==> job 8987: inputs <==
==> flow/design.v (excerpt) <==
module non_restoring_divider #(
    parameter DATA_WIDTH = 32
) (
    input  logic                    clk_i,
    input  logic                    clk_en_i,
    input  logic                    rst_n_i,
    input  logic [DATA_WIDTH - 1:0] dividend_i,
    input  logic [DATA_WIDTH - 1:0] divisor_i,
    input  logic                    data_valid_i,
    output logic [DATA_WIDTH - 1:0] quotient_o,
    output logic [DATA_WIDTH - 1:0] remainder_o,
    output logic                    divide_by_zero_o,
    output logic                    data_valid_o,
    output logic                    idle_o
);
make LEC_CHECK=0 CAP_MARGIN=0 CELL_PAD_IN_SITES_DETAIL_PLACEMENT=2 CELL_PAD_IN_SITES_GLOBAL_PLACEMENT=0 CORE_ASPECT_RATIO=1.06 CORE_MARGIN=10 CORE_UTILIZATION=36 CTS_CLUSTER_DIAMETER=239 GPL_TIMING_DRIVEN=0 SLEW_MARGIN=5 TNS_END_PERCENT=10 finish   # period 8.88 ns
run.sh (not shown) runs the stock make flow with config.mk's settings and CLKGATE_MAP_FILE=.
==> job 6349: changes against job 8987 <==
- CAP_MARGIN: 0 -> 30
- CELL_PAD_IN_SITES_DETAIL_PLACEMENT: 2 -> 1
- CELL_PAD_IN_SITES_GLOBAL_PLACEMENT: 0 -> not set
- CORE_ASPECT_RATIO: 1.06 -> not set
- CORE_MARGIN: 10 -> 2
- CORE_UTILIZATION: 36 -> 38
- CTS_CLUSTER_DIAMETER: 239 -> not set
- CTS_CLUSTER_SIZE: not set -> 60
- GPL_TIMING_DRIVEN: 0 -> not set
- HOLD_SLACK_MARGIN: not set -> 0.25
- SLEW_MARGIN: 5 -> 20
- TNS_END_PERCENT: 10 -> not set
==> flow/constraint.sdc (replaced) <==
create_clock -name core_clock -period 6.0 [get_ports {clk_i}]
set_input_delay 1.2000 -clock core_clock [delete_from_list [all_inputs] [get_ports {clk_i}]]
set_output_delay 1.2000 -clock core_clock [all_outputs]
set_load 0.01 [all_outputs]
==> job 4676: changes against job 8987 <==
- CAP_MARGIN: 0 -> 20
- CELL_PAD_IN_SITES_DETAIL_PLACEMENT: 2 -> not set
- CELL_PAD_IN_SITES_GLOBAL_PLACEMENT: 0 -> not set
- CORE_ASPECT_RATIO: 1.06 -> not set
- CORE_MARGIN: 10 -> 2
- CORE_UTILIZATION: 36 -> 70
- CTS_CLUSTER_DIAMETER: 239 -> 361
- CTS_CLUSTER_SIZE: not set -> 36
- GPL_TIMING_DRIVEN: 0 -> not set
- HOLD_SLACK_MARGIN: not set -> -0.04
- SLEW_MARGIN: 5 -> 20
- TNS_END_PERCENT: 10 -> not set
==> flow/constraint.sdc (replaced) <==
create_clock -name core_clock -period 4.19 [get_ports {clk_i}]
set_input_delay 0.8380 -clock core_clock [delete_from_list [all_inputs] [get_ports {clk_i}]]
set_output_delay 0.8380 -clock core_clock [all_outputs]
set_load 0.01 [all_outputs]
==> qor summary <==
Final routed wire length divided by cell count: job 6349 20.6 µm; job 8987 27.8 µm; job 4676 -
Leakage: job 6349 4.05 nW; job 8987 4.19 nW; job 4676 -
Comb pwr: job 6349 1.05 mW; job 8987 803 µW; job 4676 -
Slew headroom: job 6349 48.7%; job 8987 28.4%; job 4676 -
Post-route worst setup slack: job 6349 0.823 ns; job 8987 2.20 ns; job 4676 -
Comb pwr share: job 6349 39.6%; job 8987 42.7%; job 4676 -
Share of the core filled with cells: job 6349 46.3%; job 8987 45.2%; job 4676 -
WP data required: job 6349 4.80 ns; job 8987 7.10 ns; job 4676 -
Number of placed instances with taps included: job 6349 1300; job 8987 1368; job 4676 1239
Largest fanout on the critical path: job 6349 5; job 8987 5; job 4676 -
Highest layer used for signal routing: job 6349 met4; job 8987 met4; job 4676 -
Setup-failing EPs final: job 6349 0; job 8987 0; job 4676 -
Full die area: job 6349 24100 µm²; job 8987 30800 µm²; job 4676 13300 µm²
Count of buffers from port buffering: job 6349 134; job 8987 133; job 4676 134
Synth-to-Final Area Change: job 6349 20.1%; job 8987 23.5%; job 4676 -
Number of inserted filler cells in the final layout: job 6349 2604; job 8987 2531; job 4676 -
Max_cap viols: job 6349 0; job 8987 0; job 4676 -
Worst clock skew: job 6349 0.0136 ns; job 8987 0.0174 ns; job 4676 -
M1 wire length: job 6349 12.0 mm; job 8987 14.6 mm; job 4676 -
Outcome: job 6349 no timing/DRC/antenna violations; job 8987 no timing/DRC/antenna violations; job 4676 did not finish
Last stage reached: job 6349 -; job 8987 -; job 4676 global routing
Met2 wire length: job 6349 12.6 mm; job 8987 18.9 mm; job 4676 -
Insertion delay of the later-clocked pin in the worst-skew pair: job 6349 0.38 ns; job 8987 0.38 ns; job 4676 -

* * *

==> build 80 <==
Starting RTL as in the previous note.
// non_restoring_divider
module non_restoring_divider #(
    parameter DATA_WIDTH = 32
) (
    input  logic                    clk_i,
    input  logic                    clk_en_i,
    input  logic                    rst_n_i,
    input  logic [DATA_WIDTH - 1:0] dividend_i,
    input  logic [DATA_WIDTH - 1:0] divisor_i,
    input  logic                    data_valid_i,
    output logic [DATA_WIDTH - 1:0] quotient_o,
    output logic [DATA_WIDTH - 1:0] remainder_o,
    output logic                    divide_by_zero_o,
    output logic                    data_valid_o,
    output logic                    idle_o
);
==> flow/config.mk <==
export PLATFORM = sky130hd
export DESIGN_NAME = non_restoring_divider
export DESIGN_NICKNAME = non_restoring_divider
export VERILOG_FILES = /design/flow/design.v
export SDC_FILE = /design/flow/constraint.sdc
export NUM_CORES = 4
export LEC_CHECK = 0
export CAP_MARGIN = 20
export CORE_ASPECT_RATIO = 0.5
export CORE_MARGIN = 2
export CORE_UTILIZATION = 59
export CTS_CLUSTER_DIAMETER = 275
export CTS_CLUSTER_SIZE = 97
export SETUP_SLACK_MARGIN = 0.7
export SLEW_MARGIN = 20
export TNS_END_PERCENT = 15
==> flow/constraint.sdc <==
create_clock -name core_clock -period 6.0 [get_ports {clk_i}]
set_input_delay 1.2000 -clock core_clock [delete_from_list [all_inputs] [get_ports {clk_i}]]
set_output_delay 1.2000 -clock core_clock [all_outputs]
set_load 0.01 [all_outputs]
==> inputs of trial 58, as changes to build 80 <==
==> flow/config.mk (replaced) <==
export PLATFORM = sky130hd
export DESIGN_NAME = non_restoring_divider
export DESIGN_NICKNAME = non_restoring_divider
export VERILOG_FILES = /design/flow/design.v
export SDC_FILE = /design/flow/constraint.sdc
export NUM_CORES = 4
export LEC_CHECK = 0
export CAP_MARGIN = 20
export CORE_MARGIN = 2
export CORE_UTILIZATION = 38
export CTS_CLUSTER_SIZE = 60
export SLEW_MARGIN = 20
==> results <==
Trial 58 completed with no timing, DRC or antenna violations. Build 80 produced a clean layout.
Clock skew: build 80 is lower than trial 58 (0.00068 ns).
Of build 80 and trial 58, trial 58 has the higher total power (gap about 0.25%, measured against trial 58).
In flip-flop count, trial 58 and build 80 do not differ.
Global-route usage: trial 58 is lower than build 80 (9.3 points).
In build 80 the worst setup slack is lower than in trial 58, by 0.012 ns.
In sequential power, trial 58 and build 80 hardly differ.
Between build 80 and trial 58, the lower via count is in trial 58 (gap about 0.8%, measured against trial 58).
No activity file was given, so power comes from the tool's default toggle rates.
